File: flow/run.sh
#!/bin/bash
# the make line also repeats each setting of config.mk as NAME=value (left out here)
make -C /OpenROAD-flow-scripts/flow DESIGN_CONFIG=/design/flow/config.mk WORK_HOME=/design/flow/orfs CLKGATE_MAP_FILE= finish
File: flow/config.mk
export PLATFORM = sky130hd
export DESIGN_NAME = rotational_cordic
export DESIGN_NICKNAME = rotational_cordic
export VERILOG_FILES = /design/flow/design.v
export SDC_FILE = /design/flow/constraint.sdc
export NUM_CORES = 4
export LEC_CHECK = 0
export ABC_AREA = 1
export CAP_MARGIN = 40
export CELL_PAD_IN_SITES_GLOBAL_PLACEMENT = 3
export CORE_MARGIN = 2
export CORE_UTILIZATION = 40
export CTS_CLUSTER_SIZE = 59
export GPL_ROUTABILITY_DRIVEN = 0
export HOLD_SLACK_MARGIN = 0.15
export MIN_ROUTING_LAYER = met2
export PLACE_DENSITY_LB_ADDON = 0.18
export SETUP_SLACK_MARGIN = 0.24
export SLEW_MARGIN = 20
export TNS_END_PERCENT = 80
File: flow/constraint.sdc
create_clock -name core_clock -period 13.0 [get_ports {clk}]
set_input_delay 2.6000 -clock core_clock [delete_from_list [all_inputs] [get_ports {clk}]]
set_output_delay 2.6000 -clock core_clock [all_outputs]
set_load 0.01 [all_outputs]
File: flow/design.v
module rotational_cordic_stage #(parameter rot, i, n) (
  output logic signed [n:0] xprime, yprime,
  output logic signed [15:0] theta_out,
  input logic signed [n:0] x, y,
  input logic signed [15:0] theta
);
logic sigma;
assign sigma = theta[15] === 1;
assign theta_out = sigma ? theta + rot : theta - rot;
assign xprime = sigma ? x + (y >>> i) : x - (y >>> i);
assign yprime = sigma ? y - (x >>> i) : y + (x >>> i);
endmodule
module rotational_cordic (
  output logic data_out_rot,
  output logic [15:0] xprime,
  output logic [15:0] yprime,
  input logic [15:0] x,
  input logic [15:0] y,
  input logic [15:0] theta,
  input logic clk, reset, start
);
parameter logic [255:0] rot_lut = {
	16'd12868,	 
	16'd7596,	 
	16'd4014,	 
	16'd2037,	 
	16'd1023,	 
	16'd512,	 
	16'd256,	 
	16'd128,	 
	16'd64,		 
	16'd32,		 
	16'd16,		 
	16'd8,		 
	16'd4,		 
	16'd2,		 
	16'd1,		 
	16'd0		 
};
parameter k = 0.607252935;
parameter int k_scaled = 9949;	 
parameter stages = 16;
parameter n = 16;
logic signed [n:0] r_x[stages], r_y[stages];
logic signed [15:0] r_theta[stages];
logic r_data_out[stages];
assign r_x[0] = {x[15], x};
assign r_y[0] = {y[15], y};
assign r_theta[0] = theta;
assign r_data_out[0] = start;
logic signed [n:0] x_out[stages], y_out[stages];
logic signed [15:0] theta_out[stages];
assign data_out_rot = r_data_out[stages - 1];
logic signed [n:0] x_prime, y_prime;
assign x_prime = x_out[stages - 1] * k_scaled /  (1 << 14);
assign y_prime = y_out[stages - 1] * k_scaled /  (1 << 14);
assign xprime = {x_prime[n], x_prime[n - 2:0]};
assign yprime = {y_prime[n], y_prime[n - 2:0]};
genvar i;
generate
for (i = 0; i < stages - 1; i++)
begin: registers
	always_ff @(posedge clk, posedge reset)
		if (reset)
		begin
			r_x[i + 1] <= 0;
			r_y[i + 1] <= 0;
			r_theta[i + 1] <= 0;
			r_data_out[i + 1] <= 0;
		end
		else
		begin
			r_x[i + 1] <= x_out[i];
			r_y[i + 1] <= y_out[i];
			r_theta[i + 1] <= theta_out[i];
			r_data_out[i + 1] <= r_data_out[i];
		end
end
for (i = 0; i < stages; i++)
begin: calcStages
	rotational_cordic_stage #(.rot(rot_lut[16*(15-i) +: 16]), .i(i), .n(n)) s0 (
		.x(r_x[i]), .y(r_y[i]), .theta(r_theta[i]),
		.xprime(x_out[i]), .yprime(y_out[i]), .theta_out(theta_out[i]), .*
	);
end
endgenerate
endmodule
==> notes.md, run 1 <==
Notes on the flow run.

- The share of async-settable or async-resettable flops after synthesis is 100%, for reference.
- Yosys instantiated no cell more often than sky130_fd_sc_hd__nand2_1.
- The DRC marker count from the first detailed-route iteration is 10006, for reference.
- After layout, the worst path uses 93.6% of the clock period.
- The flow ran to the end and the layout has no timing, DRC or antenna violations.
- According to the finish report, the design has a final net count of 9832.
- For the final database, setup skew stands at 0.0478 ns.
- The initial antenna violation count is 5.
- Summing the areas of all xor and xnor instances in the mapped netlist gives 11.6% of the synthesized area.
- 84 I/O pins were placed.
- The timing report gives the worst reg2reg path a setup slack of 9.09 ns.
- The summed instance area of the synthesized netlist is 68100 um^2, for reference.
- The count of buffer and inverter cells on the critical path is 5, for reference.
- By area the synthesized netlist is led by sky130_fd_sc_hd__dfrtp_1 (28%), sky130_fd_sc_hd__ha_1 (18%), sky130_fd_sc_hd__nand2_1 (9.0%).
- The area growth from synthesis to layout is 10.5%.
- The die span in y is 417 um, for reference.
- The average instance area after synthesis is 8.10 um^2, for reference.
- The signal arrival time at the worst endpoint is 9.56 ns, for reference.
- The largest family of logic cells by area is adder cells, for reference.
- The clock tree synthesis step divided the H-tree into 3 levels.
- The primary flip-flop cell chosen by synthesis mapping is sky130_fd_sc_hd__dfrtp_1, for reference.
- The cell total after placement is 10677, for reference.
- The number of different library cells used by synthesis comes to 54.
- The worst hold margin is 0.341 ns, for reference.
- The area fraction in mux cells is 0.0147%, for reference.
- The count of buffers from port buffering is 83, for reference.
- The report lists the number of standard-cell rows as 151.
- The number of global-route vias before repair is 85586, for reference.
- The number of flops mapped to enable cells by yosys is 0, for reference.
- The top cell type by area accounts for 27.5% of the synthesized area.
- The count of clock tree sinks is 749, for reference.
- The wire length per cell after detailed routing is 17.9 um, for reference.
- The final design instance area without fill is 75200 um^2, for reference.
- Of the total synthesized cell area, the portion taken by AND, OR, NAND and NOR gates is 16.8%.
- The CTS buffer count is 90, for reference.
- The largest single stage delay on the critical path is 0.54 ns.
- The Yosys warning count is 12, for reference.
- In this run the remaining antenna-violating nets after routing total 0.
- The global-route wire length before repair is 304 mm, for reference.
- Setup slack closes at 0.837 ns.
- STA lists the startpoint of the worst register-to-register path as r_theta[6][15].
- Adding up every negative setup slack in the final design gives 0 ns.
- For reference, the final report shows the hold violation count at 0.
- The share of the yosys chip area belonging to registers is 27.5%, for reference.
- Yosys reported a register bit count of 749.
- The width of the die is 417 um, for reference.
- The number of standard cells in the final layout excluding fillers is 10866, for reference.
- The nature of the critical path startpoint is a register, for reference.
- Per the final report, max-transition violations number 0.
- The clock period could shrink to 12.16 ns.
- The clock latency reported for the late side of the worst-skew pair is 0.73 ns, for reference.
- The destination of the worst register-to-register timing path is r_x[7][14], for reference.
- STA lists the startpoint of the worst hold path as r_theta[5][5].
- Per the post-place timing report, worst setup slack is 0.891 ns.
- The count of mapped cells out of synthesis is 8405, for reference.
- The number of iterations in the first detailed-routing pass is 12, for reference.
- The core utilization at floorplan is 40.2%, for reference.
- Per the OpenROAD timing report, the critical path contains 44 cells.
- The kind of critical path is register to primary output, for reference.
- The number of warnings in the stage logs is 84, for reference.
- The max-cap violation count is 0, for reference.
- The global routing report lists combined usage of all routing layers as 33.2%.
- Summing the areas of all compound-gate instances in the mapped netlist gives 11.4% of the synthesized area.
- The total overflow left after global routing is 0.
- The routed design shows a via density per instance of 7.16.
- The sum of net half-perimeters after detailed placement is 156 mm, for reference.
- STA classifies the critical path endpoint as a primary output.
- The area fraction in full adders, half adders and majority gates is 25.2%, for reference.
- The die covers 174000 um^2.
- CTS placed an instance of sky130_fd_sc_hd__clkbuf_16 at the clock tree root.
- The maximum clock path buffer count is 3, for reference.
- The stat command in Yosys gives a chip area of 68100 um^2.
- The routed layout reports a DRC error count of 0.
- The final count of negative-setup-slack endpoints is 0, for reference.
- The number of vias after detailed routing is 77852, for reference.
- The data required time of the critical path is 10.40 ns, for reference.
- The destination of the critical timing path is xprime[9], for reference.
- The core area is 169000 um^2, for reference.
- The peak clock frequency supported by timing is 0.0822 GHz, for reference.
- The maximum number of pins on one net before global-route repair is 186, for reference.
- The worst slew slack as a fraction of its limit is 32.8%, for reference.
- In this design, the largest share of critical-path delay is due to adder cells.
- The largest area contributor in the netlist is sky130_fd_sc_hd__dfrtp_1, for reference.
- The cell with the largest stage delay on the worst path is sky130_fd_sc_hd__fa_1, for reference.
- The yosys cell count is 8405, for reference.
- The clock tree from TritonCTS is done, for reference.
- For reference, the clock transition at the flip-flops on the worst setup and hold paths is 0.07 ns.
- The largest fanout on the critical path is 16, for reference.
- In this run the worst setup path begins at r_y[15][15].
- The wire length reported by the detailed router is 194 mm, for reference.
- The net count after synthesis is 9674.
- Counting stages on the worst path, the most repeated cell is sky130_fd_sc_hd__nand2_1.
- The slew at the pin closest to its max-slew limit is 1.01 ns, for reference.
- In the hold timing report, the worst path depth is 0.
- The terminating pin of the worst hold path is r_theta[6][5], for reference.
- The path class of the tightest hold or removal check is register to register.
- The worst register-to-register path depth is 12.
- Setup repair after global routing left no endpoint under its margin.
- The placement stage leaves a total instance area of 71800 um^2.
- Hold repair after CTS inserted 0 buffers.
- Ranked by instance count, the synthesized netlist is headed by sky130_fd_sc_hd__nand2_1 (1631), sky130_fd_sc_hd__inv_1 (1290), sky130_fd_sc_hd__ha_1 (966).
[repair_timing]
item | in CTS | in global routing
setup endpoints to repair | 5 | 26
setup buffers | 0 | 4
resized | 4 | 44
cloned | 0 | 0
pin swaps | 0 | 4
[layer usage]
layer  up-vias  global-route usage (%)  wire (um)
met2     19829                    40.0     102000
met5         -                    5.28       1100
met4        38                    3.41      10900
met3      1351                    46.1      80400
met1     29119                       -          0
li1      27515                       -          -
[final cells by class]
cell class,count,area (um^2)
Tap cell,2218,2780
Clock buffer,116,2500
Antenna cell,11,27.5
Multi-Input combinational cell,6293,44400
Timing Repair Buffer,127,1330
Sequential cell,749,18700
Fill cell,17087,94100
Inverter,1302,4890
Clock inverter,50,534
[metrics by stage]
step                      utilization, %
after CTS                           44.2
after global placement              42.3
after detailed placement            42.4
after global routing                44.4
final                               44.4
after floorplan                        -
==> run 2, diff against run 1 <==
Settings changed: ABC_AREA 1 to default, CAP_MARGIN 40 to 20, CELL_PAD_IN_SITES_GLOBAL_PLACEMENT 3 to default, CTS_CLUSTER_SIZE 59 to default, GPL_ROUTABILITY_DRIVEN 0 to default, HOLD_SLACK_MARGIN 0.15 to default, MIN_ROUTING_LAYER met2 to default, PLACE_DENSITY_LB_ADDON 0.18 to default, SETUP_SLACK_MARGIN 0.24 to default, TNS_END_PERCENT 80 to default.
Clock period 13.0 ns to 18.9 ns, I/O delays scaled along.
==> run 2 against run 1 <==
Still clean on timing, DRC and antenna. Die size shrank 2.8%. Synthesized cell count shrank 16%. Design area shrank 3.2%. Highest routed layer is now met4.
==> notes.md, run 2 <==
Notes on the flow run.

- The run finished with no timing, DRC or antenna violations.
- The CTS buffer count is 90, for reference.
- The maximum single-stage delay on the critical path is 0.65 ns, for reference.
- The and-or/or-and share of the synthesized area is 16.9%, for reference.
- The gate-level netlist out of Yosys references 89 unique cell types.
- The number of standard cells in the final layout excluding fillers is 9404, for reference.
- The area fraction in mux cells is 1.12%, for reference.
- The placement-stage worst setup slack is 3.97 ns, for reference.
- The XOR/XNOR share of the synthesized area is 12.3%, for reference.
- The number of flops mapped to enable cells by yosys is 0, for reference.
- Clock tree synthesis selected as its root buffer the cell sky130_fd_sc_hd__clkbuf_16.
- TritonCTS reports the number of clock sinks as 749.
- The number of H-tree branching levels is 3, for reference.
- The number of pins with negative max-slew slack in the final report is 0, for reference.
- The buffer_ports step reported a buffer count of 83.
- Clock latency on the worst-skew pair, taken at its later pin, is 0.70 ns.
- Endpoints failing hold in the final report were tallied at 0.
- The number of iterations in the first detailed-routing pass is 5, for reference.
- Per the timing report, the most critical flop-to-flop path originates at r_theta[12][15].
- The post-cts hold buffer count is 0, for reference.
- The source of the critical timing path is r_y[15][15], for reference.
- STA shows the worst min-delay path finishing at r_data_out[8].
- The final critical path time including I/O delays and setup is 15.77 ns, for reference.
- Dividing the synthesized area by the synthesized cell count gives 9.39 um^2.
- The launch point of the worst hold path is r_data_out[7], for reference.
- The largest area contributor in the netlist is sky130_fd_sc_hd__dfrtp_1, for reference.
- The number of vias after detailed routing is 48899, for reference.
- The largest family of logic cells by area is adder cells, for reference.
- The Yosys warning count is 12, for reference.
- Per the synth stats, the flop cell with the highest instance count is sky130_fd_sc_hd__dfrtp_1.
- The die span in y is 411 um, for reference.
- Among cell families on the critical path, the largest total delay comes from AND-OR/OR-AND gates.
- The multi-input combinational cells in the finished layout cover a total of 44100 um^2.
- In this run the worst path has a maximum fanout of 10.
- The critical path in the final layout is reported with a setup slack of 3.13 ns.
- The max-cap violation count is 0, for reference.
- The synthesized netlist devotes 25.9% of its cell area to adder and majority cells.
- The chip occupies 169000 um^2.
- For reference, the top cells by area after synthesis are sky130_fd_sc_hd__dfrtp_1 (28%), sky130_fd_sc_hd__ha_1 (18%), sky130_fd_sc_hd__xnor2_1 (9.1%).
- The maximum clock path buffer count is 3, for reference.
- The critical path crosses 37 cells after its start point.
- The kind of critical path is register to primary output, for reference.
- The most frequently used library cell after synthesis is sky130_fd_sc_hd__ha_1.
- The count of buffer and inverter cells on the critical path is 4, for reference.
- The top cell type's share of synthesized area is 28.3%, for reference.
- The worst register-to-register path has a depth of 12.
- The number of standard-cell rows in the floorplan is 149, for reference.
- The script parses the final routing iteration and logs DRC violations as 0.
- The routed design shows a wire length per standard cell of 16.1 um.
- The summed instance area of the synthesized netlist is 66200 um^2, for reference.
- The synthesized netlist has a Yosys-reported chip area of 66200 um^2.
- The final antenna-violating net count is 0, for reference.
- The worst slew slack as a fraction of its limit is 30.4%, for reference.
- The initial antenna violation count came to 0.
- The peak clock frequency supported by timing is 0.0634 GHz, for reference.
- The cell depth of the worst min-delay path is 0, for reference.
- The data required time of the critical path is 15.12 ns, for reference.
- The placement summary gives the final routability congestion estimate as 0.882.
- The share of the yosys chip area belonging to registers is 28.3%, for reference.
- The cell repeated most along the worst path is sky130_fd_sc_hd__ha_1, for reference.
- Looking at the worst setup and hold paths, the clock pins of their registers show a slew of 0.06 ns.
- The width of the die is 411 um, for reference.
- Setup violations remaining at the end of the flow were counted as 0.
- Between the synthesized netlist and the finished layout, the area growth was recorded as 9.96%.
- The kind of path behind the tightest hold check is register to register, for reference.
- For this run, the detailed router reports a per-instance via density of 5.20.
- Summing over the stages, the warning tally comes to 77.
- Detailed placement finished with a half-perimeter wire length of 124 mm.
- Entering global routing, the biggest net connects 188 pins.
- The slack of the worst reg-to-reg path is 14.64 ns, for reference.
- The initial utilization of the core area, before any placement, comes to 40.2%.
- The critical path capture point type is a primary output, for reference.
- The overflow left after global routing is 0, for reference.
- Per the post-synthesis report, the nets total 8313.
- In this run the worst setup path terminates at xprime[13].
- The share of async-settable or async-resettable flops after synthesis is 100%, for reference.
- Once the clock tree was built, the setup fixing pass inserted 0 buffers.
- The storage element area is 18700 um^2, for reference.
- The total routing usage reported by global routing is 17.9%, for reference.
- Looking at the max-slew report, the worst-margin pin has a slew of 1.02 ns.
- STA classifies the critical path startpoint as a register.
- At the worst endpoint, the arrival time is 11.99 ns.
- After synthesis the netlist holds a flip-flop and latch count of 749.
- After layout, the worst path uses 83.5% of the clock period.
- After Yosys synthesis, and, or, nand and nor cells account for 10.4% of the synthesized area.
- Across all hold checks on the routed design, the worst slack comes to 0.343 ns.
- The DRC marker count from the first detailed-route iteration is 2565, for reference.
- The number of cells reported by Yosys stat comes to 7044.
- Setup repair after global routing left no endpoint under its margin.
- The core area is 165000 um^2, for reference.
- STA lists the endpoint of the worst register-to-register path as r_y[13][16].
- The number of global-route vias before repair came to 49500.
- At the end of the flow the core is filled with cells to 44.2%.
- The final net count is 8410, for reference.
- The final worst clock skew is 0.0367 ns, for reference.
- The first global-routing pass estimated 250 mm of wire.
- The cell total after placement is 9238, for reference.
- For reference, the top cells by count after synthesis are sky130_fd_sc_hd__ha_1 (966), sky130_fd_sc_hd__inv_1 (780), sky130_fd_sc_hd__dfrtp_1 (749).
- Pin placement for this block handled 84 I/O pins.
- The post-cts gate resize count is 0, for reference.
- For the final routed database, the setup TNS stands at 0 ns.
- The cell with the largest stage delay on the worst path is sky130_fd_sc_hd__a2111oi_0, for reference.
- Fill cells in the final layout number 15751.
- The clock tree from TritonCTS is done, for reference.
- The cell count after synthesis came out at 7044.
- Summed over all layers, the routed wires come to 151 mm.
## run 2: cell type report
type,count,share of cell area [%]
Clock buffer,130,3.61
Antenna cell,1,0.00344
Inverter,789,4.08
Clock inverter,35,0.767
Sequential cell,749,25.8
Multi-Input combinational cell,5399,60.6
Timing Repair Buffer,112,1.48
Tap cell,2189,3.76
## run 2: layer usage
metal  global-route usage [%]  vias to the layer above  routed length, um
li1                         -                    24553                  -
met1                     21.7                    23465              65700
met2                     33.0                      645              76700
met3                     1.66                      236               3510
met4                     6.45                        0               5260
met5                        0                        -                  0
## run 2: stage by stage
stage	area, um^2
2_1_floorplan	66200
3_3_place_gp	69600
3_5_place_dp	69600
4_1_cts	72800
5_1_grt	72800
6_report	72800
==> run 3, diff against run 2 <==
Settings changed: CORE_UTILIZATION 40 to 68, CTS_CLUSTER_DIAMETER from default to 36.
Clock period 18.9 ns to 12.2 ns, I/O delays scaled along.
==> run 3 against run 2 <==
Still clean. Sequential share of layout area down 0.66 points. First-iteration DRC count up 17%. Flip-flop count is the same. Clock skew up 0.070 ns. Via count up 4.6%. Setup slack got worse by 3.0 ns. Clock-buffer cell count unchanged. Critical path type unchanged. Largest cell class unchanged.
==> notes.md, run 3 <==
Notes on the flow run.

- The flow ran to the end and the layout has no timing, DRC or antenna violations.
- The final timing summary puts the cycle share of the worst path at 98.6%.
- The synthesized design contains 0 enable-type register cells.
- The most used standard cell by instance count after synthesis is sky130_fd_sc_hd__ha_1, for reference.
- In the post-synthesis netlist, the biggest area contributors are sky130_fd_sc_hd__dfrtp_1 (28%), sky130_fd_sc_hd__ha_1 (18%), sky130_fd_sc_hd__xnor2_1 (9.1%).
- The number of nets at floorplan is 8313, for reference.
- Setup repair after global routing could not meet its margin everywhere.
- For this run, the detailed router reports a per-instance via density of 5.89.
- The OpenROAD report gives the critical path a data arrival time of 9.59 ns.
- After synthesis, the largest family of logic cells by area is adder cells.
- For the worst reg-to-reg path, the endpoint reported by OpenROAD is r_x[15][15].
- In the final design database the tool counted 8567 nets.
- The worst hold margin is 0.282 ns, for reference.
- The share of the yosys chip area belonging to registers is 28.3%, for reference.
- For the worst reg-to-reg path, the startpoint reported by OpenROAD is r_theta[14][15].
- In this run, the synthesized area fraction spent on adder and majority cells is recorded as 25.9%.
- The cell repeated most along the worst path is sky130_fd_sc_hd__inv_2, for reference.
- After routing, the total negative slack on setup checks comes to 0 ns.
- The commonest cells after synthesis are sky130_fd_sc_hd__ha_1 (966), sky130_fd_sc_hd__inv_1 (780), sky130_fd_sc_hd__dfrtp_1 (749).
- The final worst clock skew is 0.106 ns, for reference.
- The core utilization at floorplan is 68.5%, for reference.
- The kind of path behind the tightest hold check is register to register, for reference.
- Max-slew check failures listed in the final report amount to 0.
- After detailed routing, the number of remaining DRC violations is 0.
- The top cell type's share of synthesized area is 28.3%, for reference.
- After Yosys synthesis, AND-OR and OR-AND compound gates account for 16.9% of the synthesized area.
- The number of library cell types mapped by synthesis is 89, for reference.
- The launch point of the worst hold path is r_theta[5][6], for reference.
- The most critical setup path has its endpoint at xprime[13].
- The HPWL after detailed placement is 119 mm.
- The number of warnings in the stage logs is 79, for reference.
- STA puts the critical path data required time at 9.76 ns.
- The critical path's slowest stage uses the library cell sky130_fd_sc_hd__or4_4.
- The max-cap violation count is 0, for reference.
- For this run, the top clock speed supported by timing is 0.0831 GHz.
- The yosys synthesis chip area is 66200 um^2, for reference.
- Per STA, the highest per-stage delay on the worst path measures 0.56 ns.
- The core occupancy in the finished layout is 77.3%, for reference.
- Detailed-route iteration 0 reported a violation count of 3001.
- The width of the die is 316 um, for reference.
- The first global-routing pass estimated 253 mm of wire.
- The cell depth of the worst min-delay path is 0, for reference.
- The master cell of the clock root buffer is sky130_fd_sc_hd__clkbuf_16, for reference.
- The number of logic stages on the critical path including buffering is 43, for reference.
- The count of buffer and inverter cells on the critical path is 12, for reference.
- The number of antenna diodes in the final layout is 0.
- Synthesis produced a netlist whose cell count is 7044.
- The cell-mix breakdown from Yosys lists the simple-gate area share as 10.4%.
- The summed instance area of the synthesized netlist is 66200 um^2, for reference.
- TritonCTS built the clock tree.
- The number of global-route vias before repair is 51917, for reference.
- The core region is 96600 um^2.
- The placement summary gives the final routability congestion estimate as 0.921.
- The endpoint of the worst hold path is reported as r_theta[6][6].
- Across every metal layer, demand over resource in global routing totals 30.8%.
- The initial antenna violation count is 3, for reference.
- The slack of the worst reg-to-reg path is 7.88 ns, for reference.
- Entering global routing, the biggest net connects 167 pins.
- Subtracting the final worst setup slack from the clock period gives 12.03 ns.
- As reported, the later end of the worst-skew pair has a clock insertion delay of 0.75 ns.
- The count of clock tree sinks is 749, for reference.
- The clock H-tree reported by CTS has 3 levels.
- The final antenna-violating net count is 0, for reference.
- The Yosys warning count is 12, for reference.
- TritonCTS created 120 clock buffers.
- The die covers 99800 um^2.
- Summing all non-filler instances in the final layout gives an area of 74700 um^2.
- The cell family with the largest share of critical-path delay is adder cells, for reference.
- The wire length reported by the detailed router is 153 mm, for reference.
- Relative to the synthesized area, the layout overhead comes to 12.9%.
- The first detailed-routing pass took 6 iterations.
- The synthesis report gives the async set-or-reset register share as 100%.
- The critical path in this run is classified as register to primary output.
- As logged by OpenROAD, the buffers inserted on ports number 83.
- For the worst flop-to-flop path, the logic depth is 11.
- The synthesis report names the predominant flop master as sky130_fd_sc_hd__dfrtp_1.
- Per the synthesis report, the XOR/XNOR share of the synthesized area is 12.3%.
- The maximum clock path buffer count is 3, for reference.
- The final count of negative-setup-slack endpoints is 0, for reference.
- Yosys reports the multiplexer fraction of the synthesized area as 1.12%.
- After detailed routing, the average wire length per cell comes to 17.6 um.
- The average instance area after synthesis is 9.39 um^2, for reference.
- The flip-flop and latch count after synthesis is 749, for reference.
- The timing report gives the clock slew at the launch and capture registers of the worst setup and hold paths as 0.06 ns.
- The overflow left after global routing is 0, for reference.
- The largest area contributor in the netlist is sky130_fd_sc_hd__dfrtp_1, for reference.
- The yosys cell count is 7044, for reference.
- The die span in y is 316 um, for reference.
- The report shows a maximum critical-path fanout of 6.
- The number of standard-cell rows in the floorplan is 114, for reference.
- The final count of hold timing violations is 0, for reference.
- For this design the top-level I/O count stands at 84.
- The number of vias after detailed routing is 51134, for reference.
- The area of placed instances is 69000 um^2, for reference.
- The critical path capture point type is a primary output, for reference.
- The nature of the critical path startpoint is a register, for reference.
- The worst slew slack as a fraction of its limit is 30.5%, for reference.
- In this run, post-CTS hold repair placed 0 buffers.
- The source of the critical timing path is r_y[15][16], for reference.
- The slew at the pin closest to its max-slew limit is 1.04 ns, for reference.
## run 3: repair_timing
item | CTS | global route
hold endpoints to repair | 0 | 0
setup endpoints to repair | 32 | 30
cloned | 0 | 0
buffers inserted | 34 | 23
pin swaps | 32 | 75
resized | 94 | 129
## run 3: routing by layer
metal | routed length (um) | up-vias | global-route usage, %
li1 | - | 24939 | -
met1 | 66500 | 24842 | 39.7
met2 | 76400 | 1063 | 54.3
met3 | 6010 | 286 | 3.52
met4 | 4080 | 4 | 9.13
met5 | 23 | - | 0
## run 3: area by class of cell
| cell class | count | area, um^2 |
|---|---|---|
| multi-input combinational | 5399 | 45000 |
| fill | 6700 | 21900 |
| sequential | 749 | 18700 |
| clock buffer | 130 | 3110 |
| inverter | 789 | 2970 |
| timing repair buffer | 239 | 2090 |
| tap | 1276 | 1600 |
| clock inverter | 99 | 1180 |
## run 3: per-stage QoR
stage                     setup slack, ns  cells
after floorplan                    -0.507   7044
after global placement             0.0186   8396
after detailed placement           -0.131   8396
after CTS                        0.000345   8659
after global routing               -0.244   8681
final                               0.168   8681
==> run 4, diff against run 3 <==
Settings changed: ABC_AREA from default to 1, CAP_MARGIN 20 to 40, CORE_ASPECT_RATIO from default to 1.03, CORE_UTILIZATION 68 to 65, CTS_CLUSTER_DIAMETER 36 to default, GPL_TIMING_DRIVEN from default to 1, MAX_ROUTING_LAYER from default to met5, MIN_ROUTING_LAYER from default to met1, PLACE_DENSITY from default to 0.6, SETUP_SLACK_MARGIN from default to 0.8, TNS_END_PERCENT from default to 5.
Clock period 12.2 ns to 2.79 ns, I/O delays scaled along.
==> run 4 against run 3 <==
The layout now fails its checks (setup timing). Die size increased by 7.5%. Worst hold slack lost 0.12 ns. Final cell count grew 30%. Sequential share of layout area decreased by 3.7 points. Clock-buffer cell count is 24 lower. Setup slack got worse by 7.2 ns. Critical endpoint is now yprime[8].
==> notes.md, run 4 <==
Notes on the flow run.

- The run finished, with violations left.
- The violated checks flagged are setup timing.
- The number of warnings in the stage logs is 76, for reference.
- Setup repair after global routing could not meet its margin everywhere.
- The Yosys step of the flow raised 12 warnings.
- The first global-routing pass estimated 327 mm of wire.
- The largest family of logic cells by area is adder cells, for reference.
- The synthesized design contains 0 enable-type register cells.
- The initial antenna violation count was 20.
- Pins over their slew limit in the final report were tallied at 0.
- The count of nets left with antenna violations once routing finished came out at 0.
- For this run, asynchronously set or reset flops after synthesis account for 100%.
- For reference, the post-synthesis area per instance comes to 8.10 um^2.
- Across all hold checks on the routed design, the worst slack comes to 0.166 ns.
- The startpoint identified for the worst register-to-register timing path is r_theta[13][15].
- The number of nets at floorplan is 9674, for reference.
- The synthesized netlist was found by Yosys to have 8405 cells.
- The cell with the largest stage delay on the worst path is sky130_fd_sc_hd__fa_1, for reference.
- STA classifies the critical path endpoint as a primary output.
- The clock reaches the later pin of the worst-skew pair after 0.71 ns.
- Once iteration 0 of detailed routing completed, the report listed 6126 DRC markers.
- The number of vias after detailed routing is 66165, for reference.
- In this run the worst hold path is classified as primary input to asynchronous set/reset pin.
- Per the run summary, max-cap violations total 0.
- Looking at the gate-level netlist, the highest instance count belongs to sky130_fd_sc_hd__nand2_1.
- The DRC violation total left in the routed layout is recorded as 0.
- After detailed routing, the number of vias per cell comes to 5.85.
- The wire length per cell after detailed routing is 19.8 um, for reference.
- The overflow left after global routing is 0, for reference.
- The iteration count recorded for the first detailed-route pass is 15.
- The number of library cell types mapped by synthesis is 54, for reference.
- The primary flip-flop cell chosen by synthesis mapping is sky130_fd_sc_hd__dfrtp_1, for reference.
- The and-or/or-and share of the synthesized area is 11.4%, for reference.
- The number of global-route vias before repair is 65879, for reference.
- The number of logic stages on the critical path including buffering is 42, for reference.
- RePlAce ended its routability-driven mode at a weighted congestion of 0.944.
- The synthesis report lists the most area-consuming cells as sky130_fd_sc_hd__dfrtp_1 (28%), sky130_fd_sc_hd__ha_1 (18%), sky130_fd_sc_hd__nand2_1 (9.0%).
- For reference, the critical path is launched at r_theta[15][15].
- The total routing usage reported by global routing is 37.7%, for reference.
- The count of clock tree sinks is 749, for reference.
- The wire length reported by the detailed router is 224 mm, for reference.
- The core utilization at floorplan is 65.5%, for reference.
- The vertical die dimension reported for this design is 332 um.
- The maximum clock path buffer count is 3, for reference.
- The OpenROAD report gives the critical path a data arrival time of 9.30 ns.
- The floorplan step set the die width to 323 um.
- The count of mapped cells out of synthesis is 8405, for reference.
- The summed instance area of the synthesized netlist is 68100 um^2, for reference.
- The flip-flop and latch count after synthesis is 749, for reference.
- The number of H-tree branching levels is 3, for reference.
- The largest fanout on the critical path is 8, for reference.
- The worst slew slack as a fraction of its limit is 32.4%, for reference.
- The registers of the reported paths see a clock transition of 0.07 ns.
- STA lists the endpoint of the worst register-to-register path as r_x[14][16].
- The slew at the pin closest to its max-slew limit is 1.01 ns, for reference.
- The CTS buffer count is 81, for reference.
- The largest area contributor in the netlist is sky130_fd_sc_hd__dfrtp_1, for reference.
- After the last flow step, the layout net total stands at 11099.
- The post-route worst setup slack is -7.07 ns, for reference.
- The share of the yosys chip area belonging to registers is 27.5%, for reference.
- Pin placement for this block handled 84 I/O pins.
- The core occupancy in the finished layout is 84.4%, for reference.
- The master cell of the clock root buffer is sky130_fd_sc_hd__clkbuf_16, for reference.
- Of the total synthesized cell area, the portion taken by full adders, half adders and majority gates is 25.2%.
- Before CTS, the worst setup slack after placement is -6.25 ns.
- OpenSTA lists the critical path endpoint as yprime[8].
- In this run the standard cell core region covers 104000 um^2.
- The final critical path time including I/O delays and setup is 9.86 ns, for reference.
- The final timing report lists a hold violation count of 0.
- The layout-stage area growth over the synthesis result is 28.8%, for reference.
- Entering global routing, the biggest net connects 98 pins.
- The number of hold buffers added after CTS was 0.
- The clock tree from TritonCTS is done, for reference.
- The data required time of the critical path is 2.23 ns, for reference.
- The clock arrives with 0.0560 ns of skew.
- The slack of the worst reg-to-reg path is -0.47 ns, for reference.
- The synthesized netlist devotes 16.8% of its cell area to simple gates.
- The XOR/XNOR share of the synthesized area is 11.6%, for reference.
- The nature of the critical path startpoint is a register, for reference.
- The kind of critical path is register to primary output, for reference.
- After synthesis, the share of cell area in mux cells is 0.0147%.
- The overall die area is 107000 um^2, for reference.
- After floorplanning, the core was divided into 120 placement rows.
- Port buffering added 83 buffers.
- Along the critical path, the tally of buffer and inverter instances is 11.
- Per the timing report, the achievable frequency comes out to 0.101 GHz.
- Per STA, the highest per-stage delay on the worst path measures 0.68 ns.
- For reference, the top cells by count after synthesis are sky130_fd_sc_hd__nand2_1 (1631), sky130_fd_sc_hd__inv_1 (1290), sky130_fd_sc_hd__ha_1 (966).
- For this run, the chip area from Yosys synthesis comes to 68100 um^2.
- The top cell type's share of synthesized area is 27.5%, for reference.
- The depth of the most critical reg-to-reg path is 14, for reference.
- Endpoints with negative setup slack in the final report add up to 98.
- In the finished design, the share of the clock period the worst path needs comes to 353%.
- Among cell families on the critical path, the largest total delay comes from adder cells.
- Per STA, the library cell used most along the worst path is sky130_fd_sc_hd__nand2_4.
- The sum of net half-perimeters after detailed placement is 152 mm, for reference.
run 4: final cells by class:
class,instances,area (um^2)
Multi-Input combinational cell,6294,48100
Sequential cell,749,18800
Fill cell,5902,16200
Timing Repair Buffer,1402,11200
Inverter,1302,4920
Clock buffer,106,2250
Tap cell,1403,1760
Clock inverter,44,667
Antenna cell,12,30.0
run 4: per-stage QoR:
step	area, um^2	TNS [ns]	instances
2_1_floorplan	68100	-6196.36	8405
3_3_place_gp	79400	-199.74	10997
3_5_place_dp	79400	-208.55	10997
4_1_cts	85100	-189.67	11250
5_1_grt	87700	-244.78	11311
6_report	87700	-217.19	11312
run 4: metal layers:
metal  share of wire [%]  track usage [%]
met4                 8.4             21.8
met5                0.15                0
met1                  36             43.6
met3                 8.1             5.71
met2                  48             66.3
run 4: what timing repair did:
| action | in CTS | in global routing |
|---|---|---|
| setup buffers | 102 | 50 |
| endpoints found under the setup margin | 520 | 559 |
| pin swaps | 194 | 244 |
| gates cloned | 1 | 0 |
| gates resized | 593 | 602 |
| endpoints found under the hold margin | 0 | 0 |
==> run 5, diff against run 4 <==
Settings changed: CORE_ASPECT_RATIO 1.03 to default, CORE_UTILIZATION 65 to 72, CTS_CLUSTER_DIAMETER from default to 211, CTS_CLUSTER_SIZE from default to 22, PLACE_DENSITY 0.6 to default, SETUP_SLACK_MARGIN 0.8 to -0.88, TNS_END_PERCENT 5 to default.
Clock period 2.79 ns to 9.21 ns, I/O delays scaled along.
==> run 5 against run 4 <==
Still fails the layout checks on setup timing. Utilization shrank 1.2 points. Non-clock buffer count shrank 767. Synthesized area is the same. Flip-flop count is the same. Via count shrank 7.7%. Setup slack gained 5.9 ns. Final cell count shrank 9.1%. Synthesized cell count is the same. Clock skew shrank 0.020 ns. Sequential share of layout area grew 2.7 points. Critical endpoint is now xprime[9]. Largest cell class unchanged.
==> notes.md, run 5 <==
Notes on the flow run.

- The run finished, with violations left.
- The layout checks failed on setup timing.
- The synthesized netlist was found by Yosys to have 8405 cells.
- Broken down by cell family, the worst path's largest delay share belongs to adder cells.
- The wire length reported by the detailed router is 190 mm, for reference.
- Max-cap violations in this run came to 0.
- The largest fanout on the critical path is 8, for reference.
- The skew report gives the latency at the later pin of the worst-skew pair as 0.64 ns.
- The summed instance area of the synthesized netlist is 68100 um^2, for reference.
- The post-cts hold buffer count is 0, for reference.
- For this design, the sink count on the clock tree is 749.
- The primary flip-flop cell chosen by synthesis mapping is sky130_fd_sc_hd__dfrtp_1, for reference.
- Across all setup checks in the final design, the least slack found is -1.17 ns.
- Recorded from the global router log, the overflow total was 0.
- Setup repair after global routing could not meet its margin everywhere.
- The terminating pin of the worst hold path is r_theta[6][3], for reference.
- The final timing report counts setup violations totalling 32.
- The source of the critical timing path is r_y[15][15], for reference.
- Entering global routing, the biggest net connects 177 pins.
- The most numerous cell type found on the critical path is sky130_fd_sc_hd__nand2_2.
- The timing report gives the worst reg2reg path a setup slack of 5.42 ns.
- The slew at the pin closest to its max-slew limit is 0.924 ns, for reference.
- Counting endpoints that fail hold in the final report gives 0.
- The count of mapped cells out of synthesis is 8405, for reference.
- The number of pins with negative max-slew slack in the final report is 0, for reference.
- The cell with the largest stage delay on the worst path is sky130_fd_sc_hd__fa_1, for reference.
- Looking at the clock tree report, the H-tree level count equals 2.
- The number of standard-cell rows in the floorplan is 112, for reference.
- The portion of synthesized area spent on multiplexers is 0.0147%.
- Relative to the synthesized area, the layout overhead comes to 14.2%.
- The peak clock frequency supported by timing is 0.0963 GHz, for reference.
- The tightest hold path in the finished design has a slack of 0.346 ns.
- The number of library cell types mapped by synthesis is 54, for reference.
- In this run the remaining antenna-violating nets after routing total 0.
- The launch point of the worst hold path is r_theta[5][3], for reference.
- The largest family of logic cells by area is adder cells, for reference.
- The part of the cycle the worst path needs is 113%, for reference.
- The area fraction in full adders, half adders and majority gates is 25.2%, for reference.
- The worst slew slack as a fraction of its limit is 38.4%, for reference.
- The finished design was reported to have a net count of 10293.
- Looking at the reg2reg group, the worst path starts from r_theta[10][15].
- The and-or/or-and share of the synthesized area is 11.4%, for reference.
- The maximum clock path buffer count is 3, for reference.
- Averaged over all synthesized cells, the footprint is 8.10 um^2.
- The number of warnings in the stage logs is 88, for reference.
- The top cell type's share of synthesized area is 27.5%, for reference.
- The most frequently used library cell after synthesis is sky130_fd_sc_hd__nand2_1.
- Per the OpenROAD floorplan log, the height of the die is 311 um.
- The I/O pin count is 84, for reference.
- The weighted congestion reported at the end of routability-driven placement is 0.973, for reference.
- The largest area contributor in the netlist is sky130_fd_sc_hd__dfrtp_1, for reference.
- The routed layout has 61057 vias.
- The kind of critical path is register to primary output, for reference.
- The simple-gate portion of the synthesized area is 16.8%, for reference.
- The clock tree from TritonCTS is done, for reference.
- The maximum single-stage delay on the critical path is 0.54 ns, for reference.
- The core utilization at floorplan is 72.8%, for reference.
- Of all flip-flops after synthesis, the portion carrying an async set or reset was 100%.
- The data required time of the critical path is 7.37 ns, for reference.
- The number of global-route vias before repair is 60301.
- The number of nets at floorplan is 9674, for reference.
- Summing all placed instances gives a cell area of 74000 um^2.
- The destination of the worst register-to-register timing path is r_y[11][13], for reference.
- For this run, design rule violations remaining after detail routing come to 0.
- Per the TritonCTS log, the buffer count is 40.
- The Yosys warning count is 12, for reference.
- The synthesis stat section lists a flop and latch total of 749.
- The routed design shows a via density per instance of 5.94.
- The STA report counts the stages on the worst setup path as 45.
- The main area contributors are sky130_fd_sc_hd__dfrtp_1 (28%), sky130_fd_sc_hd__ha_1 (18%), sky130_fd_sc_hd__nand2_1 (9.0%).
- The signal arrival time at the worst endpoint is 8.54 ns, for reference.
- The cell depth of the worst min-delay path is 0, for reference.
- The yosys synthesis chip area is 68100 um^2, for reference.
- The first global-routing pass estimated 294 mm of wire.
- The count of buffers from port buffering is 83, for reference.
- The depth of the most critical reg-to-reg path is 13, for reference.
- Across every metal layer, demand over resource in global routing totals 37.2%.
- The synthesized design contains 0 enable-type register cells.
- The kind of path behind the tightest hold check is register to register, for reference.
- The number of iterations in the first detailed-routing pass is 7, for reference.
- Per the OpenROAD floorplan log, the area of the core is 93500 um^2.
- The routed design shows a wire length per standard cell of 18.4 um.
- The DRC marker count from the first detailed-route iteration is 5097, for reference.
- The count of buffer and inverter cells on the critical path is 11, for reference.
- The master cell of the clock root buffer is sky130_fd_sc_hd__clkbuf_16, for reference.
- The most critical setup path has its endpoint at xprime[9].
- Between clock sinks in the finished design, the worst skew comes to 0.0358 ns.
- The nature of the critical path startpoint is a register, for reference.
- The sum of net half-perimeters after detailed placement is 145 mm, for reference.
- The timing report gives the clock slew at the launch and capture registers of the worst setup and hold paths as 0.11 ns.
- Counting I/O delays and the setup requirement, the final critical path takes 10.38 ns.
- According to the floorplan report, the total die area is 97000 um^2.
- The floorplan step set the die width to 311 um.
- The commonest cells after synthesis are sky130_fd_sc_hd__nand2_1 (1631), sky130_fd_sc_hd__inv_1 (1290), sky130_fd_sc_hd__ha_1 (966).
- Once layout is done, the placed cells without fillers occupy 77800 um^2.
- The initial antenna violation count is 6, for reference.
- Per the synthesis report, the XOR/XNOR share of the synthesized area is 11.6%.
- The share of the yosys chip area belonging to registers is 27.5%, for reference.
- The critical path capture point type is a primary output, for reference.
[run 5: metrics by stage]
step / TNS, ns / setup slack, ns / cells / util, %
floorplan: -2178.94 / -2.90 / 8405 / -
global placement: -22.47 / -0.928 / 10161 / 79.0
detailed placement: -30.81 / -1.31 / 10170 / 79.2
CTS: -25.74 / -0.979 / 10243 / 81.4
global route: -39.82 / -1.44 / 10281 / 83.2
finish: -31.24 / -1.17 / 10282 / 83.2
[run 5: final cells by class]
cell class,count,area (um^2)
Clock inverter,3,37.5
Multi-Input combinational cell,6296,46400
Tap cell,1254,1570
Clock buffer,42,1030
Antenna cell,1,2.50
Sequential cell,749,18700
Fill cell,5690,15700
Inverter,1302,4910
Timing Repair Buffer,635,5060
[run 5: repair_timing]
action                     in CTS  in global routing
buffers inserted               41                 63
gates cloned                    0                  3
resized                       232                325
setup endpoints to repair      32                 32
pin swaps                     106                132
[run 5: metal layers]
layer	part of all wire (%)	global-route usage, %
met5	0.016	0
met2	50	65.5
met4	6.3	19.0
met3	7.0	4.98
met1	37	44.6
==> run 6, diff against run 5 <==
Settings changed: ABC_AREA 1 to default, CAP_MARGIN 40 to 20, CORE_UTILIZATION 72 to 62, CTS_CLUSTER_DIAMETER 211 to default, CTS_CLUSTER_SIZE 22 to default, GPL_TIMING_DRIVEN 1 to default, MAX_ROUTING_LAYER met5 to default, MIN_ROUTING_LAYER met1 to default, SETUP_SLACK_MARGIN -0.88 to default.
Clock period 9.21 ns to 4.44 ns, I/O delays scaled along.
==> run 6 against run 5 <==
The layout still fails its checks (setup timing). Clock skew shrank 0.0042 ns. Flip-flop count is the same. Setup slack lost 4.6 ns. Critical endpoint is now xprime[13].
==> notes.md, run 6 <==
Notes on the flow run.

- The run finished, with violations left.
- Failing layout checks were recorded as setup timing.
- The core occupancy in the finished layout is 73.8%, for reference.
- The signal arrival time at the worst endpoint is 9.31 ns, for reference.
- In this run, the synthesized area fraction spent on xor and xnor cells is recorded as 12.3%.
- The terminating pin of the worst hold path is r_theta[2][1], for reference.
- The number of logic stages on the critical path including buffering is 40, for reference.
- The kind of critical path is register to primary output, for reference.
- The maximum number of pins on one net before global-route repair is 109, for reference.
- Looking at the max-slew report, the worst-margin pin has a slew of 0.777 ns.
- For reference, the top cells by count after synthesis are sky130_fd_sc_hd__ha_1 (966), sky130_fd_sc_hd__inv_1 (780), sky130_fd_sc_hd__dfrtp_1 (749).
- The sum of met2 wire segment lengths after detailed routing is 78.6 mm, for reference.
- The final count of negative-setup-slack endpoints is 32, for reference.
- The number of flops mapped to enable cells by yosys is 0, for reference.
- The most critical hold endpoint after final layout shows a slack of 0.336 ns.
- The cell-mix breakdown from Yosys lists the simple-gate area share as 10.4%.
- The worst hold path begins at r_theta[1][1].
- The number of global-route vias before repair is 52233, for reference.
- Counting endpoints that fail hold in the final report gives 0.
- The overflow left after global routing is 0, for reference.
- The finished design was reported to have a net count of 9002.
- The die is 331 um wide.
- The H-tree generated during clock tree synthesis spans 3 levels.
- The layout-stage area growth over the synthesis result is 17.7%, for reference.
- The post-placement cell area is 73500 um^2.
- For this block, the via count after detailed routing is 51753.
- The count of buffer and inverter cells on the critical path is 10, for reference.
- CTS placed an instance of sky130_fd_sc_hd__clkbuf_16 at the clock tree root.
- The count of mapped cells out of synthesis is 7044, for reference.
- The first detailed-routing pass ran for 6 iterations.
- The die span in y is 331 um, for reference.
- The initial antenna violation count was 0.
- The slowest stage of the critical path belongs to the cell sky130_fd_sc_hd__fa_1.
- The yosys cell count is 7044, for reference.
- The total routing usage reported by global routing is 29.0%, for reference.
- The count of clock tree sinks is 749, for reference.
- The slack of the worst reg-to-reg path is 0.44 ns, for reference.
- Looking at the clock tree report, the maximum root-to-sink buffer count equals 3.
- The final design instance area without fill is 77900 um^2, for reference.
- The clock latency reported for the late side of the worst-skew pair is 0.68 ns, for reference.
- The cell area that synthesis handed to floorplanning was 66200 um^2.
- The top cell type's share of synthesized area is 28.3%, for reference.
- The routed layout reports a DRC error count of 0.
- The area fraction in mux cells is 1.12%, for reference.
- The antenna cell count is 0, for reference.
- The placement-stage worst setup slack is -5.83 ns, for reference.
- The highest metal layer used by the detailed router is met4, for reference.
- The final antenna-violating net count is 0, for reference.
- In this run the worst hold path is classified as register to register.
- The CTS clock-pin slew for the worst setup and hold paths is 0.06 ns, for reference.
- In this run the standard cell core region covers 106000 um^2.
- The I/O pin count is 84, for reference.
- The depth of the most critical reg-to-reg path is 13, for reference.
- The wire length reported by the detailed router is 156 mm, for reference.
- The overall die area is 109000 um^2, for reference.
- The most used standard cell by instance count after synthesis is sky130_fd_sc_hd__ha_1, for reference.
- The clock arrives with 0.0317 ns of skew.
- The number of standard-cell rows in the floorplan is 119, for reference.
- The placement report lists the number of port buffers as 83.
- STA classifies the critical path endpoint as a primary output.
- The data required time reported for the critical path is 3.55 ns.
- Broken down by cell family, the worst path's largest delay share belongs to adder cells.
- The clock tree from TritonCTS is done, for reference.
- The DRC marker count from the first detailed-route iteration is 2529, for reference.
- Per STA, the highest per-stage delay on the worst path measures 0.54 ns.
- For this run, the register share of the synthesized area comes to 28.3%.
- Among all flip-flop cells after synthesis, the most frequent one is sky130_fd_sc_hd__dfrtp_1.
- The largest family of logic cells by area is adder cells, for reference.
- The cell depth of the worst min-delay path is 0, for reference.
- Per the synthesis report, the adder-cell share of the synthesized area is 25.9%.
- TritonRoute output was used to compute an average wire per cell of 17.0 um.
- The detailed router reports a met3 wire length of 4.90 mm.
- The average instance area after synthesis is 9.39 um^2, for reference.
- In this run, distinct cell masters in the synthesized netlist total 89.
- Per the timing report, the achievable frequency comes out to 0.0981 GHz.
- The total routed wire length on the met1 layer is 67.3 mm, for reference.
- Following the worst setup path forward leads to its endpoint at xprime[13].
- For the worst reg-to-reg path, the endpoint reported by OpenROAD is r_y[15][15].
- The tool flagged a number of max-cap violations equal to 0.
- In the synthesis report, Yosys lists the chip area as 66200 um^2.
- The most critical setup path has its startpoint at r_theta[15][15].
- The synthesis stat section lists a flop and latch total of 749.
- The weighted congestion reported at the end of routability-driven placement is 0.919, for reference.
- For reference, compound AND-OR and OR-AND cells occupy 16.9% of the area reported after synthesis.
- The global-route wire length before repair is 259 mm, for reference.
- When the netlist entered floorplanning its net count stood at 8313.
- Looking at the critical path, the highest net fanout was 6.
- The Yosys warning count is 12, for reference.
- The launch instance of the worst register-to-register path is r_x[14][14], for reference.
- Setup repair after global routing could not meet its margin everywhere.
- Summed over all instances, the cell type with the most area after synthesis is sky130_fd_sc_hd__dfrtp_1.
- In this run, CTS created clock tree buffers numbering 84.
- The number of pins with negative max-slew slack in the final report is 0, for reference.
- OpenROAD reports that the post-layout worst path occupies 230% of the period.
- Subtracting the final worst setup slack from the clock period gives 10.20 ns.
- The via density per instance is 5.63, for reference.
- The nature of the critical path startpoint is a register, for reference.
- The main area contributors are sky130_fd_sc_hd__dfrtp_1 (28%), sky130_fd_sc_hd__ha_1 (18%), sky130_fd_sc_hd__xnor2_1 (9.1%).
- The post-route worst setup slack is -5.76 ns, for reference.
- Measured against its own limit, the worst slew margin works out to 46.7%.
- In the placement report, post-DP HPWL is listed as 127 mm.
- The number of warnings in the stage logs is 80, for reference.
- Yosys reported that registers with async set or reset make up 100%.
- Before placement the cells fill 62.7% of the core.
[run 6: metal layers]
metal | vias to the layer above | global-route usage (%)
met4 | 0 | 9.95
met2 | 928 | 52.4
li1 | 25725 | -
met3 | 292 | 2.68
met1 | 24808 | 36.2
met5 | - | 0
[run 6: metrics by stage]
| stage | instances | setup TNS, ns |
|---|---|---|
| 2_1_floorplan | 7044 | -5176.74 |
| 4_1_cts | 9179 | -175.13 |
| 3_3_place_gp | 8985 | -169.97 |
| 5_1_grt | 9193 | -187.44 |
| 3_5_place_dp | 8985 | -175.51 |
| 6_report | 9193 | -175.09 |
[run 6: repair_timing]
| action | in CTS | in global routing |
|---|---|---|
| endpoints found under the setup margin | 32 | 32 |
| pin swaps | 99 | 85 |
| buffers inserted | 43 | 17 |
| hold buffers | 0 | 0 |
| resized | 256 | 90 |
[run 6: cell type report]
cell class,count,area (um^2)
Multi-Input combinational cell,5399,45700
Fill cell,7810,27700
Sequential cell,749,18700
Timing Repair Buffer,710,5720
Inverter,789,2970
Clock buffer,110,2370
Tap cell,1391,1740
Clock inverter,45,651
==> run 7, diff against run 6 <==
Settings changed: CORE_UTILIZATION 62 to 38.
Clock period 4.44 ns to 20.3 ns, I/O delays scaled along.
==> run 7 against run 6 <==
Global-route usage decreased by 12 points. Critical path depth decreased by 4. Largest cell class unchanged. Setup slack improved by 10 ns. Wire length decreased by 4.0%. Via count decreased by 5.6%. Flip-flop count unchanged. Synthesized area unchanged. Sequential share of layout area increased by 1.7 points. Final cell count increased by 3.7%. Now clean on timing, DRC and antenna.
==> notes.md, run 7 <==
Notes on the flow run.

- The destination of the critical timing path is xprime[13], for reference.
- The depth of the most critical reg-to-reg path is 12, for reference.
- The run finished with no timing, DRC or antenna violations.
- The number of library cell types mapped by synthesis is 89, for reference.
- The number of standard-cell rows in the floorplan is 153, for reference.
- The tightest min-delay check is of the register to register type.
- The slack of the worst reg-to-reg path is 15.77 ns, for reference.
- The core area is 173000 um^2, for reference.
- The maximum number of pins on one net before global-route repair is 180, for reference.
- The destination of the worst register-to-register timing path is r_x[10][16], for reference.
- Summed over all layers, the global routing overflow is 0.
- In the finished design, the share of the clock period the worst path needs comes to 77.1%.
- The simple-gate portion of the synthesized area is 10.4%, for reference.
- The terminating pin of the worst hold path is r_data_out[9], for reference.
- The post-route worst setup slack is 4.65 ns, for reference.
- Of the total synthesized cell area, the portion taken by XOR and XNOR cells is 12.3%.
- Per the hold report, the tightest min-delay path originates at r_data_out[8].
- The placement-stage worst setup slack is 5.27 ns, for reference.
- The yosys cell count is 7044, for reference.
- The cell repeated most along the worst path is sky130_fd_sc_hd__ha_1, for reference.
- The die span in y is 421 um, for reference.
- By count the netlist is led by sky130_fd_sc_hd__ha_1 (966), sky130_fd_sc_hd__inv_1 (780), sky130_fd_sc_hd__dfrtp_1 (749).
- In this run the layout overhead on the synthesized area is reported as 10.1%.
- The critical path capture point type is a primary output, for reference.
- Counting the buffers created by CTS gives 88.
- Setup repair after global routing left no endpoint under its margin.
- The total DRC errors in the routed layout is 0, for reference.
- The clock latency reported for the late side of the worst-skew pair is 0.72 ns, for reference.
- The number of nets in the synthesized netlist is 8313.
- The number of H-tree branching levels is 3, for reference.
- The share of the yosys chip area belonging to registers is 28.3%, for reference.
- Leaving out buffers and inverters, the combinational logic in the layout accounts for 44100 um^2.
- The final count of negative-setup-slack endpoints is 0, for reference.
- During synthesis, Yosys emitted a total of 12 warnings.
- The first detailed-routing pass took 7 iterations.
- The signal arrival time at the worst endpoint is 11.59 ns, for reference.
- The summed instance area of the synthesized netlist is 66200 um^2, for reference.
- The overall die area is 178000 um^2, for reference.
- Across all stage logs, warnings added up to 73.
- Summing the areas of all compound-gate instances in the mapped netlist gives 16.9% of the synthesized area.
- The clock tree from TritonCTS is done, for reference.
- The primary flip-flop cell chosen by synthesis mapping is sky130_fd_sc_hd__dfrtp_1, for reference.
- Multiplexer cells account for 1.12% of the synthesized area.
- Per the final timing report, the hold violations number 0.
- The sum of net half-perimeters after detailed placement is 123 mm, for reference.
- The post-cts gate resize count is 0, for reference.
- Per the final report, max-transition violations number 0.
- The timing report notes that buffer and inverter cells on the critical path total 3.
- The setup path with the least slack is of type register to primary output.
- The largest fanout on the critical path is 9, for reference.
- At the pin with the least slew margin, the transition time is 1.04 ns.
- The number of global-route vias before repair is 50409, for reference.
- Setup total negative slack on the finished layout was measured at 0 ns.
- The count of buffers from port buffering is 83, for reference.
- The largest area contributor in the netlist is sky130_fd_sc_hd__dfrtp_1, for reference.
- The global-route wire length before repair is 251 mm, for reference.
- The width of the die is 421 um, for reference.
- The yosys synthesis chip area is 66200 um^2, for reference.
- In this run, the synthesized area fraction spent on adder and majority cells is recorded as 25.9%.
- The master cell of the clock root buffer is sky130_fd_sc_hd__clkbuf_16, for reference.
- The peak clock frequency supported by timing is 0.0639 GHz, for reference.
- In the floorplan report the effective utilization is 38.2%.
- Of the post-synthesis cell area, the dominant cell type holds 28.3%.
- After detailed routing, the total wire length is 150 mm.
- The DRC marker count from the first detailed-route iteration is 2258, for reference.
- The average instance area after synthesis is 9.39 um^2, for reference.
- The nature of the critical path startpoint is a register, for reference.
- The count of clock tree sinks is 749, for reference.
- STA lists the startpoint of the worst register-to-register path as r_theta[9][15].
- In the post-synthesis netlist, the biggest area contributors are sky130_fd_sc_hd__dfrtp_1 (28%), sky130_fd_sc_hd__ha_1 (18%), sky130_fd_sc_hd__xnor2_1 (9.1%).
- Using the TritonRoute via totals, the vias-per-cell ratio works out to 5.13.
- At the end of routability-driven placement, the weighted congestion stood at 0.901.
- The tool flagged a number of max-cap violations equal to 0.
- The CTS clock-pin slew for the worst setup and hold paths is 0.05 ns, for reference.
- Yosys reported that registers with async set or reset make up 100%.
- The cell depth of the worst min-delay path is 0, for reference.
- The maximum clock path buffer count is 3, for reference.
- In the final run the clock tree shows a worst skew of 0.0601 ns.
- The cell with the largest stage delay on the worst path is sky130_fd_sc_hd__a2111oi_0, for reference.
- The max-slew check reports its worst relative slack as 30.8%.
- For the finished layout, the period the worst path requires is 15.65 ns.
- The initial antenna violation count is 1, for reference.
- The routed design shows a wire length per standard cell of 15.7 um.
- The number of flops mapped to enable cells by yosys is 0, for reference.
- Hold repair after CTS inserted 0 buffers.
- The number of vias after detailed routing is 48871, for reference.
- Among the non-sequential cells, adder cells take the most area.
- The data required time of the critical path is 16.24 ns, for reference.
- Per STA, the highest per-stage delay on the worst path measures 0.64 ns.
- In the synthesized netlist, the number of instances is 7044.
- The final net count is 8406, for reference.
- Global routing used 16.9% of the available tracks across all layers.
- The I/O pin count is 84, for reference.
- In the final layout, flip-flops and latches occupy 18700 um^2.
- The source of the critical timing path is r_y[15][15], for reference.
- The most common cell in the synthesized netlist is sky130_fd_sc_hd__ha_1.
- The flip-flop and latch count after synthesis is 749, for reference.
- The final antenna-violating net count is 0, for reference.
- The cell family with the largest share of critical-path delay is adder cells, for reference.
- The number of logic stages on the critical path including buffering is 36, for reference.
- Fill cells in the final layout number 17011.
- The total setup buffers inserted after CTS is 0, for reference.
## run 7: cell type report
type	count	share of cell area, %
multi-input combinational	5399	60.5
sequential	749	25.7
inverter	789	4.07
tap	2325	3.99
clock buffer	116	3.41
timing repair buffer	110	1.44
clock inverter	42	0.866
antenna	1	0.00343
## run 7: metal layers
layer  part of all wire (%)  global-route usage [%]
met1                     42                    19.9
met2                     52                    31.6
met3                    2.5                    1.75
met4                    3.3                    5.73
met5                      0                       0
## run 7: metrics by stage
stage | hold WS (ns) | instances | util [%] | cell area (um^2)
3_3_place_gp | 0.333 | 9372 | 40.2 | 69700
6_report | 0.345 | 9531 | 42.0 | 72900
2_1_floorplan | 0.331 | 7044 | - | 66200
3_5_place_dp | 0.335 | 9372 | 40.2 | 69700
5_1_grt | 0.352 | 9531 | 42.0 | 72900
4_1_cts | 0.346 | 9530 | 42.0 | 72800
==> run 8, diff against run 7 <==
Settings changed: ABC_AREA from default to 1, CAP_MARGIN 20 to 40, CELL_PAD_IN_SITES_GLOBAL_PLACEMENT from default to 1, CTS_CLUSTER_SIZE from default to 59, GPL_ROUTABILITY_DRIVEN from default to 0, HOLD_SLACK_MARGIN from default to 0.15, MIN_ROUTING_LAYER from default to met1, PLACE_DENSITY_LB_ADDON from default to 0.07, SETUP_SLACK_MARGIN from default to 0.24, SLEW_MARGIN 20 to 25, TNS_END_PERCENT from default to 80.
Clock period 20.3 ns to 13.0 ns, I/O delays scaled along.
==> run 8 against run 7 <==
Critical path depth is 4 higher. Still clean. Critical path type unchanged. Flip-flop count stayed put. Synthesized area up 2.9%. Sequential share of layout area down 0.96 points. Wire length rose by 28%. Register-to-register slack worse by 6.5 ns. Die size rose by 2.8%.
==> notes.md, run 8 <==
Notes on the flow run.

- The number of global-route vias before repair is 55466, for reference.
- For this run, the number of Yosys warnings is 12.
- Synthesis inferred 749 register bits.
- The final worst clock skew is 0.0393 ns, for reference.
- The slew at the pin closest to its max-slew limit is 0.941 ns, for reference.
- The number of clock sinks came to 749.
- The kind of path behind the tightest hold check is register to register, for reference.
- Grouping stages by cell kind, the critical path spends the most delay in adder cells.
- The chip area line in the Yosys stat output reads 68100 um^2.
- The average instance area after synthesis is 8.10 um^2, for reference.
- The count of buffers from port buffering is 83, for reference.
- The share of the Yosys chip area taken by registers is 27.5%.
- For reference, the top cells by count after synthesis are sky130_fd_sc_hd__nand2_1 (1631), sky130_fd_sc_hd__inv_1 (1290), sky130_fd_sc_hd__ha_1 (966).
- The top cell type's share of synthesized area is 27.5%, for reference.
- The final count of hold timing violations is 0, for reference.
- The first global-routing pass estimated 308 mm of wire.
- The initial antenna violation count was 4.
- The destination of the worst register-to-register timing path is r_x[15][13], for reference.
- The number of logic stages on the critical path including buffering is 40, for reference.
- The number of nets at floorplan is 9674, for reference.
- The finished layout reports a core utilization of 42.5%.
- The yosys cell count is 8405, for reference.
- The core utilization at floorplan is 38.2%, for reference.
- The main area contributors are sky130_fd_sc_hd__dfrtp_1 (28%), sky130_fd_sc_hd__ha_1 (18%), sky130_fd_sc_hd__nand2_1 (9.0%).
- The summed instance area of the synthesized netlist is 68100 um^2, for reference.
- The number of library cell types mapped by synthesis is 54, for reference.
- The worst setup path is launched from a register.
- Per the timing report, the achievable frequency comes out to 0.0822 GHz.
- The area fraction in full adders, half adders and majority gates is 25.2%, for reference.
- Synthesis handed over a netlist of 8405 instances.
- The worst hold path passes through 0 cells.
- The number of warnings in the stage logs is 78, for reference.
- The I/O pin count is 84, for reference.
- The die span in y is 427 um, for reference.
- The count of buffer and inverter cells on the critical path is 9, for reference.
- The data required time of the critical path is 10.40 ns, for reference.
- The largest fanout on the critical path is 16, for reference.
- Compared with the post-synthesis result, the final layout area differs by 11.2%.
- Per the post-route antenna check, the number of violating nets is 0.
- For reference, the mux area share after synthesis is 0.0147%.
- The max-cap violation count is 0, for reference.
- Across all layers, the routed design uses 54289 vias.
- TritonCTS built the clock tree.
- STA classifies the critical path endpoint as a primary output.
- For the worst-skew pair, the clock arrives at the later sink with an insertion delay of 0.74 ns.
- In the log, the iteration count for the first detailed-route pass is 6.
- The flow ran to the end and the layout has no timing, DRC or antenna violations.
- The largest area contributor in the netlist is sky130_fd_sc_hd__dfrtp_1, for reference.
- The number of H-tree branching levels is 3, for reference.
- The XOR/XNOR share of the synthesized area is 11.6%, for reference.
- The total DRC errors in the routed layout is 0, for reference.
- Sorting the synthesis cell report by count puts at the top sky130_fd_sc_hd__nand2_1.
- The overflow left after global routing is 0, for reference.
- The number of pins with negative max-slew slack in the final report is 0, for reference.
- The final report lists the setup-violating endpoint count as 0.
- The worst slew slack as a fraction of its limit is 37.3%, for reference.
- Tracing the worst setup path back leads to its startpoint at r_y[15][15].
- After Yosys synthesis, and, or, nand and nor cells account for 16.8% of the synthesized area.
- Entering global routing, the biggest net connects 173 pins.
- Data arrives at the worst endpoint at 9.56 ns.
- The via density per instance is 4.93, for reference.
- The synthesized netlist devotes 11.4% of its cell area to compound gates.
- The placement-stage worst setup slack is 0.814 ns, for reference.
- The number of standard-cell rows in the floorplan is 155, for reference.
## run 8: timing repair
item / in CTS / in global routing
pin swaps: 0 / 7
gates resized: 8 / 41
hold endpoints to repair: 0 / 0
setup buffers: 0 / 10
gates cloned: 0 / 0
setup endpoints to repair: 13 / 25
## run 8: metrics by stage
step | area (um^2)
3_5_place_dp | 72000
2_1_floorplan | 68100
3_3_place_gp | 71900
4_1_cts | 75300
6_report | 75700
5_1_grt | 75700
## run 8: layout make-up
cell class              count  area, um^2
diodes                      1        2.50
clock buffers             116        2530
clock inverters            53         737
fillers                 18082      103000
inverters                1302        4890
multi-input cells        6293       44400
flip-flops and latches    749       18700
well taps                2355        2950
repair buffers            147        1480
## run 8: routing by layer
layer	vias to the layer above	share of wire, %	global-route usage [%]	routed length (um)
met5	-	0	0	0
met4	0	2.4	5.39	4700
met3	222	2.4	2.08	4660
met2	673	49	37.6	93800
met1	25616	46	28.2	89300
li1	27778	-	-	-
